== build 72 ==
==> flow/design.v (excerpt) <==
module Cfu (
    input               cmd_valid,
    output              cmd_ready,
    input      [9:0]    cmd_payload_function_id,
    input      [31:0]   cmd_payload_inputs_0,
    input      [31:0]   cmd_payload_inputs_1,
    output reg          rsp_valid,
    input               rsp_ready,
    output reg [31:0]   rsp_payload_outputs_0,
    input               reset,
    input               clk
);
Size in the first run: about 290 flip-flops, about 100000 um^2 of cells after synthesis.
==> flow/config.mk <==
export PLATFORM = sky130hd
export DESIGN_NAME = Cfu
export DESIGN_NICKNAME = Cfu
export VERILOG_FILES = /design/flow/design.v
export SDC_FILE = /design/flow/constraint.sdc
export NUM_CORES = 4
export LEC_CHECK = 0
export ABC_AREA = 1
export CAP_MARGIN = 0
export CORE_ASPECT_RATIO = 0.69
export CORE_MARGIN = 2
export CORE_UTILIZATION = 72
export CTS_CLUSTER_SIZE = 11
export PLACE_DENSITY = 0.37
export SLEW_MARGIN = 20
export TNS_END_PERCENT = 5
==> flow/constraint.sdc <==
create_clock -name core_clock -period 8.04 [get_ports {clk}]
set_input_delay 1.6080 -clock core_clock [delete_from_list [all_inputs] [get_ports {clk}]]
set_output_delay 1.6080 -clock core_clock [all_outputs]
set_load 0.01 [all_outputs]
run.sh (not shown) runs the stock make flow with config.mk's settings and CLKGATE_MAP_FILE=.
Build 72 is listed as incomplete: the tool reported an error in 5_1_grt and the run ended there.
diff inputs: build 72 => build 42
Settings: CORE_ASPECT_RATIO: 0.69 -> unset; TNS_END_PERCENT: 5 -> unset; PLACE_DENSITY: 0.37 -> unset; ABC_AREA: 1 -> unset; CAP_MARGIN: 0 -> 20; MAX_ROUTING_LAYER: unset -> met4; HOLD_SLACK_MARGIN: unset -> -0.06; CTS_CLUSTER_SIZE: 11 -> unset; CORE_UTILIZATION: 72 -> 23; the clock period (ns, I/O delays scaled along): 8.04 -> 20.0.
--- outcome ---
No stage failed in build 42, and the final checks on the layout all came back clean.
Build 42 vs. build 72: pre-CTS setup slack rose by 7.15 ns, average cell area after synthesis rose by about 16%, floorplan core density fell by 49 points, number of instances in the synthesized netlist fell by 18%.
diff inputs: build 42 => build 67
Settings: changing CORE_UTILIZATION from 23 to 40; removing MAX_ROUTING_LAYER (formerly met4); removing HOLD_SLACK_MARGIN (formerly -0.06); changing the clock period (ns, I/O delays scaled along) from 20.0 to 19.7.
## What came out
Between build 67 and build 42, the worst hold slack figures differ only marginally.
Summary of the comparison: via-per-instance ratio is higher in build 67, relative to build 42.
Note that the sum of net half-perimeters after detailed placement recorded for build 67 amounts to 1.07 times the value seen in build 42.
Final instance count without filler cells was lower in the run labelled build 67.
Compared with build 42, build 67 shows non-clock buffer count higher by 671.
In build 67, ratio of final minimum period to clock period is higher than in build 42.
In the tables for build 42 and build 67, chip footprint reads higher with build 42.

* * *

zinc:
Starting RTL as in the previous note.
Settings: LEC_CHECK=0, ABC_AREA=1, CAP_MARGIN=20, CELL_PAD_IN_SITES_DETAIL_PLACEMENT=2, CELL_PAD_IN_SITES_GLOBAL_PLACEMENT=2, CORE_MARGIN=10, CORE_UTILIZATION=51, CTS_CLUSTER_SIZE=11, GPL_TIMING_DRIVEN=0, MAX_ROUTING_LAYER=met4, MIN_ROUTING_LAYER=met2, SETUP_SLACK_MARGIN=4.05, SLEW_MARGIN=25; clock period 20.0 ns.
In the summary table, zinc is marked failed, with error DPL-0033 raised in detailed placement (3_5_place_dp).
#### Input delta (nickel over zinc)
# zinc
export LEC_CHECK = 0
export ABC_AREA = 1
export CAP_MARGIN = 20
export CELL_PAD_IN_SITES_DETAIL_PLACEMENT = 2
export CELL_PAD_IN_SITES_GLOBAL_PLACEMENT = 2
export CORE_MARGIN = 10
export CORE_UTILIZATION = 51
export CTS_CLUSTER_SIZE = 11
export GPL_TIMING_DRIVEN = 0
export MAX_ROUTING_LAYER = met4
export MIN_ROUTING_LAYER = met2
export SETUP_SLACK_MARGIN = 4.05
export SLEW_MARGIN = 25
create_clock -name core_clock -period 20.0 [get_ports {clk}]
# nickel
export LEC_CHECK = 0
export CAP_MARGIN = 20
export CORE_MARGIN = 2
export CORE_UTILIZATION = 66
export SLEW_MARGIN = 20
create_clock -name core_clock -period 15.6 [get_ports {clk}]
Results
- [flow] nickel | stages: complete | final checks: fail | reason: setup timing
- The lower adder-cell share of the synthesized area came out of zinc.
- nickel vs zinc, synthesized cell count went down by about 18%.
- Going from zinc to nickel, number of placement rows shrinks by about 14%.
- Taking zinc as the reference point, the area share of and/or/nand/nor cells after synthesis of nickel falls by 6.9 points.
Changes in garnet relative to nickel:
# nickel
export LEC_CHECK = 0
export CAP_MARGIN = 20
export CORE_MARGIN = 2
export CORE_UTILIZATION = 66
export SLEW_MARGIN = 20
create_clock -name core_clock -period 15.6 [get_ports {clk}]
# garnet
export LEC_CHECK = 0
export ABC_AREA = 1
export CAP_MARGIN = 20
export CORE_ASPECT_RATIO = 0.5
export CORE_MARGIN = 2
export CORE_UTILIZATION = 72
export CTS_CLUSTER_SIZE = 10
export PLACE_DENSITY = 0.37
export SLEW_MARGIN = 20
export TNS_END_PERCENT = 5
create_clock -name core_clock -period 5.89 [get_ports {clk}]
garnet is listed as incomplete: the tool reported an error in global routing (5_1_grt) and the run ended there.
garnet vs. nickel: detailed-placement wirelength estimate up about 18%, starting density of the core increased 6.2 points, total core area lost about 4%, full die area fell about 4%.
Xor/xnor share of the synthesized area for garnet is lower than for nickel.
[garnet vs nickel] total nets after synthesis: higher in garnet
Looking at yosys-reported design area after synthesis, garnet sits about 4.7% above nickel.
Diff nickel -> garnet: post-placement cell count went up 20%, number of distinct library cell variants in the gate-level netlist after synthesis went down 30%, mean instance size in the synthesized netlist went down 1.2 um^2.
#### Input delta (violet over garnet)
# garnet
export LEC_CHECK = 0
export ABC_AREA = 1
export CAP_MARGIN = 20
export CORE_ASPECT_RATIO = 0.5
export CORE_MARGIN = 2
export CORE_UTILIZATION = 72
export CTS_CLUSTER_SIZE = 10
export PLACE_DENSITY = 0.37
export SLEW_MARGIN = 20
export TNS_END_PERCENT = 5
create_clock -name core_clock -period 5.89 [get_ports {clk}]
# violet
export LEC_CHECK = 0
export CAP_MARGIN = 20
export CORE_MARGIN = 2
export CORE_UTILIZATION = 57
export SLEW_MARGIN = 20
create_clock -name core_clock -period 11.1 [get_ports {clk}]
### Flow results
Detailed-placement wirelength estimate was lower in the run labelled violet.
violet finished every stage; the final checks, however, were not passed, the failures being setup timing.
Going from garnet to violet, core utilization before placement down 15 points; xor-xnor portion of the synthesized cell area up 4.3 points; synthesized area per cell up 1.2 um^2; post-synthesis share of cell area spent on full adders, half adders and majority gates up 2.3 points; final weighted congestion in routability-driven placement down 8.5%.
Compared with garnet, violet shows area of the chip that has gone up by more than 10%.
Lower sequential share of the synthesized area goes to garnet over violet.
Across both runs, synthesized area was lower for violet than for garnet.
Taking garnet as the reference, in violet simple-gate portion of the synthesized area went down, number of instances in the synthesized netlist fell by 2415.

* * *

Starting RTL as in the previous note.
Settings: LEC_CHECK=0, CAP_MARGIN=30, CELL_PAD_IN_SITES_DETAIL_PLACEMENT=2, CORE_MARGIN=2, CORE_UTILIZATION=46, CTS_CLUSTER_SIZE=22, GPL_TIMING_DRIVEN=0, HOLD_SLACK_MARGIN=-0.05, MIN_ROUTING_LAYER=met1, PLACE_DENSITY=0.44, SETUP_SLACK_MARGIN=1.86, SLEW_MARGIN=20; clock period 18.0 ns.
The first run aborted during 5_1_grt (GRT-0232).
Rerun with:
Settings changed: CAP_MARGIN 30 to 20, CELL_PAD_IN_SITES_DETAIL_PLACEMENT 2 to unset, CORE_UTILIZATION 46 to 71, GPL_TIMING_DRIVEN 0 to unset, MAX_ROUTING_LAYER set to met4, PLACE_DENSITY 0.44 to unset, SETUP_SLACK_MARGIN 1.86 to -1.22.
Clock period 18.0 ns to 12.3 ns, I/O delays scaled along.
What happened: The changed run ended with an error in 5_1_grt (GRT-0232); die area came out lower by a quarter to a third; synthesized area is unchanged; synthesized cell count does not change.
Rerun with:
Settings changed: CORE_UTILIZATION 71 to 54, CTS_CLUSTER_SIZE 22 to unset, HOLD_SLACK_MARGIN -0.05 to unset, MAX_ROUTING_LAYER met4 to unset, MIN_ROUTING_LAYER met1 to unset, SETUP_SLACK_MARGIN -1.22 to unset.
Clock period 12.3 ns to 19.7 ns, I/O delays scaled along.
=> Now the flow finished clean; synthesized area does not change; synthesized cell count stays the same; die size grows by a quarter to a third.
Rerun with:
Settings changed: ABC_AREA set to 1, CORE_UTILIZATION 54 to 72, CTS_CLUSTER_SIZE set to 99.
Clock period 19.7 ns to 7.8 ns, I/O delays scaled along.
Result:
- The new run failed in 5_1_grt (GRT-0116)
- synthesized area goes up by a few percent
- die area falls by about a fifth
- synthesized cell count increases by about a fifth

* * *

== indigo ==
The RTL this note starts from:
==> flow/design.v <==
module Cfu (
    input               cmd_valid,
    output              cmd_ready,
    input      [9:0]    cmd_payload_function_id,
    input      [31:0]   cmd_payload_inputs_0,
    input      [31:0]   cmd_payload_inputs_1,
    output reg          rsp_valid,
    input               rsp_ready,
    output reg [31:0]   rsp_payload_outputs_0,
    input               reset,
    input               clk
);
    reg signed [31:0] InputOffset, FilterOffset;
    reg signed [31:0] accumulator;  
    reg signed [31:0] acc0, acc1, acc2, acc3;
    reg [31:0] global_input;
    wire [31:0] simd_input = (cmd_payload_function_id[9:3] == 7'd0) ? cmd_payload_inputs_0 : global_input;
    wire [31:0] simd_filter = (cmd_payload_function_id[9:3] == 7'd0) ? cmd_payload_inputs_1 : cmd_payload_inputs_0;
    wire signed [31:0] prod_0, prod_1, prod_2, prod_3;
    assign prod_0 = ($signed(simd_input[7 : 0]) + InputOffset) * ($signed(simd_filter[7 : 0]) + FilterOffset);
    assign prod_1 = ($signed(simd_input[15: 8]) + InputOffset) * ($signed(simd_filter[15: 8]) + FilterOffset);
    assign prod_2 = ($signed(simd_input[23:16]) + InputOffset) * ($signed(simd_filter[23:16]) + FilterOffset);
    assign prod_3 = ($signed(simd_input[31:24]) + InputOffset) * ($signed(simd_filter[31:24]) + FilterOffset);
    wire signed [31:0] sum_prods;
    assign sum_prods = prod_0 + prod_1 + prod_2 + prod_3;
    assign cmd_ready = ~rsp_valid;
    always @(posedge clk) begin
        if (reset) begin
            rsp_payload_outputs_0 <= 32'b0;
            rsp_valid <= 1'b0;
            InputOffset <= 32'd0;
            FilterOffset <= 32'd0;
            accumulator <= 32'd0;
            acc0 <= 32'd0;
            acc1 <= 32'd0;
            acc2 <= 32'd0;
            acc3 <= 32'd0;
            global_input <= 32'd0;
        end else if (rsp_valid) begin
            if (rsp_ready) rsp_valid <= 1'b0;
        end else if (cmd_valid) begin
            rsp_valid <= 1'b1;
            case (cmd_payload_function_id[9:3])
                7'd0: begin
                    accumulator <= accumulator + sum_prods;
                    rsp_payload_outputs_0 <= accumulator;
                end
                7'd1: begin
                    accumulator <= 32'd0;
                    rsp_payload_outputs_0 <= 32'd0;
                end
                7'd2: begin
                    InputOffset <= $signed(cmd_payload_inputs_0);
                    rsp_payload_outputs_0 <= $signed(cmd_payload_inputs_0);
                end
                7'd3: begin
                    FilterOffset <= $signed(cmd_payload_inputs_0);
                    rsp_payload_outputs_0 <= $signed(cmd_payload_inputs_0);
                end
                7'd4: begin
                    rsp_payload_outputs_0 <= accumulator;
                end
                7'd5: begin
                    global_input <= cmd_payload_inputs_0;
                end
                7'd6: begin
                    acc0 <= acc0 + sum_prods;
                end
                7'd7: begin
                    acc1 <= acc1 + sum_prods;
                end
                7'd8: begin
                    acc2 <= acc2 + sum_prods;
                end
                7'd9: begin
                    acc3 <= acc3 + sum_prods;
                end
                7'd10: begin
                    acc0 <= 32'd0;
                    acc1 <= 32'd0;
                    acc2 <= 32'd0;
                    acc3 <= 32'd0;
                end
                7'd11: rsp_payload_outputs_0 <= acc0;
                7'd12: rsp_payload_outputs_0 <= acc1;
                7'd13: rsp_payload_outputs_0 <= acc2;
                7'd14: rsp_payload_outputs_0 <= acc3;
                default: rsp_payload_outputs_0 <= 32'b0;
            endcase
        end
    end
endmodule
Settings: LEC_CHECK=0, CAP_MARGIN=20, CORE_MARGIN=2, CORE_UTILIZATION=71, CTS_CLUSTER_DIAMETER=240, CTS_CLUSTER_SIZE=22, HOLD_SLACK_MARGIN=-0.05, MIN_ROUTING_LAYER=met1, SETUP_SLACK_MARGIN=2.36, SLEW_MARGIN=20; clock period 17.3 ns.
Ran to the end and failed final checks on negative setup slack: indigo.
Inputs modified between indigo and tundra:
# indigo
export LEC_CHECK = 0
export CAP_MARGIN = 20
export CORE_MARGIN = 2
export CORE_UTILIZATION = 71
export CTS_CLUSTER_DIAMETER = 240
export CTS_CLUSTER_SIZE = 22
export HOLD_SLACK_MARGIN = -0.05
export MIN_ROUTING_LAYER = met1
export SETUP_SLACK_MARGIN = 2.36
export SLEW_MARGIN = 20
create_clock -name core_clock -period 17.3 [get_ports {clk}]
# tundra
export LEC_CHECK = 0
export CAP_MARGIN = 20
export CORE_MARGIN = 2
export CORE_UTILIZATION = 72
export CTS_CLUSTER_DIAMETER = 350
export PLACE_DENSITY_LB_ADDON = 0.0
export SETUP_SLACK_MARGIN = 2.83
export SLEW_MARGIN = 20
create_clock -name core_clock -period 16.9 [get_ports {clk}]
==> results <==
Of indigo and tundra, none finishes clean. Delta(static leakage, tundra - indigo) > 0. Looking at met3 global-route usage across indigo and tundra, the one that comes out lower is indigo. Summary: with indigo as the reference, global-route wire length before repair in tundra moved up by a few percent. acc1[31]$_SDFFE_PP0P_ as the end point of the critical path was reported by tundra, and accumulator[31]$_SDFFE_PP0P_ by indigo. Compared with indigo, tundra shows peak supply drop that has gone up by more than 10%. Looking at routed wire length across indigo and tundra, the one that comes out lower is indigo. On tundra: global-route usage is 3.5 points higher than what indigo gave. tundra: die area about 1.4% below indigo. In the flow results for indigo and tundra, the share of total power in combinational logic is larger on indigo. As far as combined area of all synthesized cells goes, indigo and tundra are indistinguishable; the numbers are identical. indigo -> tundra: sequential fraction of total cell area flat. For indigo, the start point of the critical path was cmd_payload_function_id[8], unlike tundra, where it was cmd_payload_function_id[6].
Modified inputs, pepper compared to tundra
# tundra
export LEC_CHECK = 0
export CAP_MARGIN = 20
export CORE_MARGIN = 2
export CORE_UTILIZATION = 72
export CTS_CLUSTER_DIAMETER = 350
export PLACE_DENSITY_LB_ADDON = 0.0
export SETUP_SLACK_MARGIN = 2.83
export SLEW_MARGIN = 20
create_clock -name core_clock -period 16.9 [get_ports {clk}]
# pepper
export LEC_CHECK = 0
export CAP_MARGIN = 20
export CORE_MARGIN = 2
export CORE_UTILIZATION = 72
export CTS_CLUSTER_SIZE = 99
export SLEW_MARGIN = 20
create_clock -name core_clock -period 15.6 [get_ports {clk}]
==> comparison <==
Of the runs tundra and pepper, none of them finished clean. pepper: it failed during global routing (5_1_grt), and the tool reported GRT-0232. Nothing crashed in tundra and all stages finished; the problem is that the final layout failed, the offending checks being negative setup slack. pepper against tundra: chip footprint roughly the same, placed instance count higher, number of setup buffers added after CTS higher, gate count of the mapped netlist roughly the same.
Changes in fjord relative to pepper:
# pepper
export LEC_CHECK = 0
export CAP_MARGIN = 20
export CORE_MARGIN = 2
export CORE_UTILIZATION = 72
export CTS_CLUSTER_SIZE = 99
export SLEW_MARGIN = 20
create_clock -name core_clock -period 15.6 [get_ports {clk}]
# fjord
export LEC_CHECK = 0
export CAP_MARGIN = 20
export CORE_MARGIN = 2
export CORE_UTILIZATION = 40
export SLEW_MARGIN = 20
create_clock -name core_clock -period 20.0 [get_ports {clk}]
Findings:
- fjord finished every step from synthesis to the final layout, and the layout passed the timing, DRC and antenna checks.
- Going from pepper to fjord, minimum setup slack after placement went up; half-perimeter wire length of the detailed placement result +about 2.2%; cell total after placement picked up an extra 104; number of port buffers comparable; maximum buffer depth of the clock tree roughly the same.
- Taking pepper as the reference, in fjord number of buffers inserted during clock tree synthesis higher, cell area after placement lower, number of H-tree levels higher, count of buffers added by post-CTS timing repair for setup lower.
The inputs of willow differ from those of fjord as listed below.
# fjord
export LEC_CHECK = 0
export CAP_MARGIN = 20
export CORE_MARGIN = 2
export CORE_UTILIZATION = 40
export SLEW_MARGIN = 20
create_clock -name core_clock -period 20.0 [get_ports {clk}]
# willow
export LEC_CHECK = 0
export CAP_MARGIN = 25
export CELL_PAD_IN_SITES_DETAIL_PLACEMENT = 1
export CELL_PAD_IN_SITES_GLOBAL_PLACEMENT = 1
export CORE_ASPECT_RATIO = 1.07
export CORE_MARGIN = 2
export CORE_UTILIZATION = 23
export CTS_CLUSTER_SIZE = 11
export GPL_ROUTABILITY_DRIVEN = 0
export HOLD_SLACK_MARGIN = -0.07
export MAX_ROUTING_LAYER = met4
export SLEW_MARGIN = 20
export TNS_END_PERCENT = 50
create_clock -name core_clock -period 20.0 [get_ports {clk}]
## What came out
- willow ends up with a number of antenna cells inserted that is 6 higher than in fjord.
- On remaining max-slew budget at the tightest pin: between fjord and willow, it ends up lower for willow.
- Between willow and fjord, it is willow whose clock latency of the later-clocked register in the worst-skew pair is higher, by 0.03 ns.
- Between fjord and willow, overall fraction of global-route tracks in use is lower for willow, fjord comes in above that.
- willow against fjord: number of clock buffers inserted by TritonCTS moved up, port buffer count shows no meaningful change, final design utilization fell by 18 points, slew at the pin closest to its max-slew limit picked up an extra 0.015 ns, die size increased about 70%.
- willow vs fjord, cell area after layout went up by 4.9%.
Power is estimated from default activity; no workload was simulated.
